## pipelined
module pipelined(
    input  wire              clk,
    input  wire              rst,
    input  wire              in_valid,
    output wire              in_ready,
    input  wire signed [15:0] a,
    input  wire signed [15:0] b,
    input  wire signed [15:0] c,
    input  wire signed [15:0] d,
    input  wire signed [15:0] e,
    output reg               out_valid,
    input  wire              out_ready,
    output reg signed [31:0]  y
);
For scale: about 3200 cells after synthesis, roughly 160 flip-flops, roughly 120 I/O pins, about 28000 um^2 of cells after synthesis.
==> flow/config.mk <==
export PLATFORM = sky130hd
export DESIGN_NAME = pipelined
export DESIGN_NICKNAME = pipelined
export VERILOG_FILES = /design/flow/design.v
export SDC_FILE = /design/flow/constraint.sdc
export NUM_CORES = 4
export LEC_CHECK = 0
export CAP_MARGIN = 20
export CORE_MARGIN = 2
export CORE_UTILIZATION = 57
export CTS_CLUSTER_DIAMETER = 199
export CTS_CLUSTER_SIZE = 45
export SETUP_SLACK_MARGIN = 1.54
export SLEW_MARGIN = 20
==> flow/constraint.sdc <==
create_clock -name core_clock -period 5.63 [get_ports {clk}]
set_input_delay 1.1260 -clock core_clock [delete_from_list [all_inputs] [get_ports {clk}]]
set_output_delay 1.1260 -clock core_clock [all_outputs]
set_load 0.01 [all_outputs]
run.sh (not shown) runs the stock make flow with config.mk's settings and CLKGATE_MAP_FILE=.
The baseline finished with negative setup slack left.
==> next run, changes <==
--- a/flow/config.mk
+++ b/flow/config.mk
@@ -8,7 +8,5 @@
 export CAP_MARGIN = 20
 export CORE_MARGIN = 2
-export CORE_UTILIZATION = 57
-export CTS_CLUSTER_DIAMETER = 199
-export CTS_CLUSTER_SIZE = 45
-export SETUP_SLACK_MARGIN = 1.54
+export CORE_UTILIZATION = 40
+export SETUP_SLACK_MARGIN = 1.77
 export SLEW_MARGIN = 20
==> flow/constraint.sdc (replaced) <==
create_clock -name core_clock -period 7.79 [get_ports {clk}]
set_input_delay 1.5580 -clock core_clock [delete_from_list [all_inputs] [get_ports {clk}]]
set_output_delay 1.5580 -clock core_clock [all_outputs]
set_load 0.01 [all_outputs]
What happened: Now the flow completed with no timing, DRC or antenna violations. Core utilization went down by 25 points. First-iteration DRC count went down by 18%.
==> next run, changes <==
--- a/flow/config.mk
+++ b/flow/config.mk
@@ -9,4 +9,3 @@
 export CORE_MARGIN = 2
 export CORE_UTILIZATION = 40
-export SETUP_SLACK_MARGIN = 1.77
 export SLEW_MARGIN = 20
First-iteration DRC count came out higher by 11%.
Cell count drops by 2.3%.
Worst setup slack is worse by 0.67 ns.
Global-route usage went down by 0.46 points.
Clock skew drops by 0.0045 ns.
Final area drops by 6.6%.
Area after synthesis stays the same.
Routed wire length came out lower by 4.8%.
Critical path depth is higher by 1.

========
The RTL this note starts from:
==> flow/design.v <==
`timescale 1ns / 1ps
module pipelined(
    input  wire              clk,
    input  wire              rst,
    input  wire              in_valid,
    output wire              in_ready,
    input  wire signed [15:0] a,
    input  wire signed [15:0] b,
    input  wire signed [15:0] c,
    input  wire signed [15:0] d,
    input  wire signed [15:0] e,
    output reg               out_valid,
    input  wire              out_ready,
    output reg signed [31:0]  y
);
    wire s3_ready_in;
    wire s2_ready_in;
    wire s1_ready_in;
    assign s3_ready_in = (~out_valid) || (out_valid && out_ready);
    assign s2_ready_in = (~s2_valid)  || (s2_valid  && s3_ready_in);
    assign s1_ready_in = (~s1_valid)  || (s1_valid  && s2_ready_in);
    assign in_ready = s1_ready_in;
    wire in_send = in_valid && in_ready;
    reg signed [31:0] s1_p1;
    reg signed [31:0] s1_p2;
    reg signed [15:0] s1_e;
    reg               s1_valid;
    always @(posedge clk) begin
        if (rst) begin
            s1_valid <= 1'b0;
            s1_p1    <= 32'sd0;
            s1_p2    <= 32'sd0;
            s1_e     <= 16'sd0;
        end else if (s1_ready_in) begin
            s1_valid <= in_send;
            if (in_send) begin
                s1_p1 <= $signed(a) * $signed(b);
                s1_p2 <= $signed(c) * $signed(d);
                s1_e  <= e;
            end
        end
    end
    reg signed [31:0] s2_s;
    reg signed [15:0] s2_e;
    reg               s2_valid;
    always @(posedge clk) begin
        if (rst) begin
            s2_valid <= 1'b0;
            s2_s     <= 32'sd0;
            s2_e     <= 16'sd0;
        end else if (s2_ready_in) begin
            s2_valid <= s1_valid;
            if (s1_valid) begin
                s2_s <= s1_p1 + s1_p2;
                s2_e <= s1_e;
            end
        end
    end
    always @(posedge clk) begin
        if (rst) begin
            out_valid <= 1'b0;
            y         <= 32'sd0;
        end else if (s3_ready_in) begin
            out_valid <= s2_valid;
            if (s2_valid) begin
                y <= s2_s + $signed(s2_e);
            end
        end
    end
endmodule
Settings: LEC_CHECK=0, CAP_MARGIN=5, CORE_MARGIN=2, CORE_UTILIZATION=72, CTS_CLUSTER_DIAMETER=339, CTS_CLUSTER_SIZE=32, MAX_ROUTING_LAYER=met4, PLACE_DENSITY=0.67, SETUP_SLACK_MARGIN=0.98, SLEW_MARGIN=20; clock period 6.35 ns.
The baseline died in global routing (5_1_grt), error ODB-0269.
==> next run, changes <==
Settings changed: CAP_MARGIN 5 to 20, CTS_CLUSTER_DIAMETER 339 to unset, CTS_CLUSTER_SIZE 32 to 59, MAX_ROUTING_LAYER met4 to unset, SETUP_SLACK_MARGIN 0.98 to -0.1.
Clock period 6.35 ns to 6.23 ns, I/O delays scaled along.
=> The changed run never finished: it broke off in global routing (5_1_grt) on ODB-0269; die size is unchanged; area after synthesis does not change; synthesized cell count stays the same.
==> next run, changes <==
Settings changed: CORE_UTILIZATION 72 to 40, CTS_CLUSTER_SIZE 59 to unset, PLACE_DENSITY 0.67 to unset, SETUP_SLACK_MARGIN -0.1 to unset.
Clock period 6.23 ns to 8.0 ns, I/O delays scaled along.
This time the run completed without violations.
Synthesized area stays the same.
Die size rose by about 80%.
Synthesized cell count stays the same.

========
Starts from the design.v that is shown in full above.
make LEC_CHECK=0 CAP_MARGIN=0 CELL_PAD_IN_SITES_GLOBAL_PLACEMENT=0 CORE_ASPECT_RATIO=0.74 CORE_MARGIN=2 CORE_UTILIZATION=52 HOLD_SLACK_MARGIN=0.18 MAX_ROUTING_LAYER=met4 PLACE_DENSITY_LB_ADDON=0.25 SETUP_SLACK_MARGIN=0.91 SLEW_MARGIN=20 TNS_END_PERCENT=70 finish   # period 4.52 ns
The baseline completed, yet does not pass: negative setup slack.
Next try:
==> flow/config.mk (replaced) <==
export PLATFORM = sky130hd
export DESIGN_NAME = pipelined
export DESIGN_NICKNAME = pipelined
export VERILOG_FILES = /design/flow/design.v
export SDC_FILE = /design/flow/constraint.sdc
export NUM_CORES = 4
export LEC_CHECK = 0
export CAP_MARGIN = 20
export CORE_MARGIN = 2
export CORE_UTILIZATION = 27
export SLEW_MARGIN = 20
==> flow/constraint.sdc (replaced) <==
create_clock -name core_clock -period 7.79 [get_ports {clk}]
set_input_delay 1.5580 -clock core_clock [delete_from_list [all_inputs] [get_ports {clk}]]
set_output_delay 1.5580 -clock core_clock [all_outputs]
set_load 0.01 [all_outputs]
Outcome:
- The new run completed with no timing, DRC or antenna violations
- synthesized cell count does not change
- wire length went down by 6.7%
- global-route usage went down by 15 points
- design area went down by 8.7%
- synthesized area does not change
- core utilization went down by 35 points
- critical path depth went up by 1
- non-clock buffer count went down by 269
- worst setup slack improves by 2.1 ns
Next try:
--- a/flow/config.mk
+++ b/flow/config.mk
@@ -10 +10,4 @@
-export CORE_UTILIZATION = 27
+export CORE_UTILIZATION = 72
+export CTS_CLUSTER_SIZE = 58
+export PLACE_DENSITY = 0.67
+export SETUP_SLACK_MARGIN = -0.1
==> flow/constraint.sdc (replaced) <==
create_clock -name core_clock -period 6.23 [get_ports {clk}]
set_input_delay 1.2460 -clock core_clock [delete_from_list [all_inputs] [get_ports {clk}]]
set_output_delay 1.2460 -clock core_clock [all_outputs]
set_load 0.01 [all_outputs]
Result: With this change the flow never finished: it broke off in global routing (5_1_grt), error ODB-0269; synthesized cell count stays the same; synthesized area is unchanged; die size fell by 62%.
Next try:
--- a/flow/config.mk
+++ b/flow/config.mk
@@ -10,4 +10,2 @@
-export CORE_UTILIZATION = 72
-export CTS_CLUSTER_SIZE = 58
-export PLACE_DENSITY = 0.67
-export SETUP_SLACK_MARGIN = -0.1
+export CORE_UTILIZATION = 66
+export SETUP_SLACK_MARGIN = 1.28
==> flow/constraint.sdc (replaced) <==
create_clock -name core_clock -period 5.63 [get_ports {clk}]
set_input_delay 1.1260 -clock core_clock [delete_from_list [all_inputs] [get_ports {clk}]]
set_output_delay 1.1260 -clock core_clock [all_outputs]
set_load 0.01 [all_outputs]
Now the flow ran to the end with violations: negative setup slack.
Area after synthesis does not change.
Die size grows by about 9%.
Synthesized cell count stays the same.

========
Setup of build 1:
// pipelined: RTL as listed in full above, without the edits since
make LEC_CHECK=0 ABC_AREA=1 CAP_MARGIN=20 CORE_ASPECT_RATIO=0.5 CORE_MARGIN=2 CORE_UTILIZATION=40 CTS_CLUSTER_DIAMETER=261 CTS_CLUSTER_SIZE=100 SETUP_SLACK_MARGIN=-0.79 SLEW_MARGIN=20 TNS_END_PERCENT=10 finish   # period 8.0 ns
The following lists how build 62 was set up differently from build 1:
- swapping 261 for 246 in CTS_CLUSTER_DIAMETER
- clearing TNS_END_PERCENT, which used to be 10
- clearing CORE_ASPECT_RATIO, which used to be 0.5
- clearing ABC_AREA, which used to be 1
- clearing SETUP_SLACK_MARGIN, which used to be -0.79
- swapping 40 for 65 in CORE_UTILIZATION
From build 1 to build 62 the numbers moved as follows: number of vias after detailed routing down 18%; flop count level; cts-stage hold buffer count now sits at about the same level. Against build 1, build 62 reports a weighted congestion reported at the end of routability-driven placement that is higher. Non-clock buffer count: build 1 and build 62 compared, higher one is build 62. Delta(logic share of the area, build 62 - build 1) > 0. Between build 1 and build 62, the synthesized area divided by synthesized cell count is higher for build 62.
Here is what was changed in the inputs of build 90 compared with build 62.
- a change of CAP_MARGIN from 20 to 10
- a change of CORE_UTILIZATION from 65 to 40
- an added CELL_PAD_IN_SITES_DETAIL_PLACEMENT of 1
- a deleted CTS_CLUSTER_SIZE that had been 100
- an added HOLD_SLACK_MARGIN of -0.05
- an added TNS_END_PERCENT of 55
- a deleted CTS_CLUSTER_DIAMETER that had been 246
- an added CELL_PAD_IN_SITES_GLOBAL_PLACEMENT of 0
==> comparison <==
- Build 90 has non-clock buffer instance count of the final layout above what build 62 had.
- Summary: hold slack, build 90 better than build 62
- Relative to build 62, the number of fill cells in the layout measured on build 90 has increased by more than 100%.
- Count of buffers added by post-CTS timing repair for setup came out exactly the same in build 90 and build 62.
- More vias were needed by build 90 than by build 62.
- Between build 90 and build 62, the clock input transition at the sequential cells of the worst setup and hold paths figures differ only marginally.
- The shortest clock period the worst path allows after layout of build 90 falls short of that of build 62 by 0.055 ns.
- Initial cell density of the core in build 90 vs build 62: down 25 points
- Compare build 90 and build 62 | peak per-stage delay on the critical path higher: build 90
- Sequential share of layout area ended up 0.22 points lower on build 90 than on build 62.
The following lists how build 19 was set up differently from build 90:
- setting GPL_ROUTABILITY_DRIVEN to 0 for the first time
- changing CAP_MARGIN from 10 to 20
- changing CELL_PAD_IN_SITES_DETAIL_PLACEMENT from 1 to 2
- removing HOLD_SLACK_MARGIN (formerly -0.05)
- changing SLEW_MARGIN from 20 to 25
- changing TNS_END_PERCENT from 55 to 60
- removing CELL_PAD_IN_SITES_GLOBAL_PLACEMENT (formerly 0)
==> comparison <==
Cells: build 19 has more instances than build 90. Build 19 does worse than build 90 on highest clock frequency the design can meet. Final checks on build 19, whose flow otherwise completed, came back failing, citing setup timing. Against build 90, build 19 comes in 4 higher on total antenna diodes in the routed design.
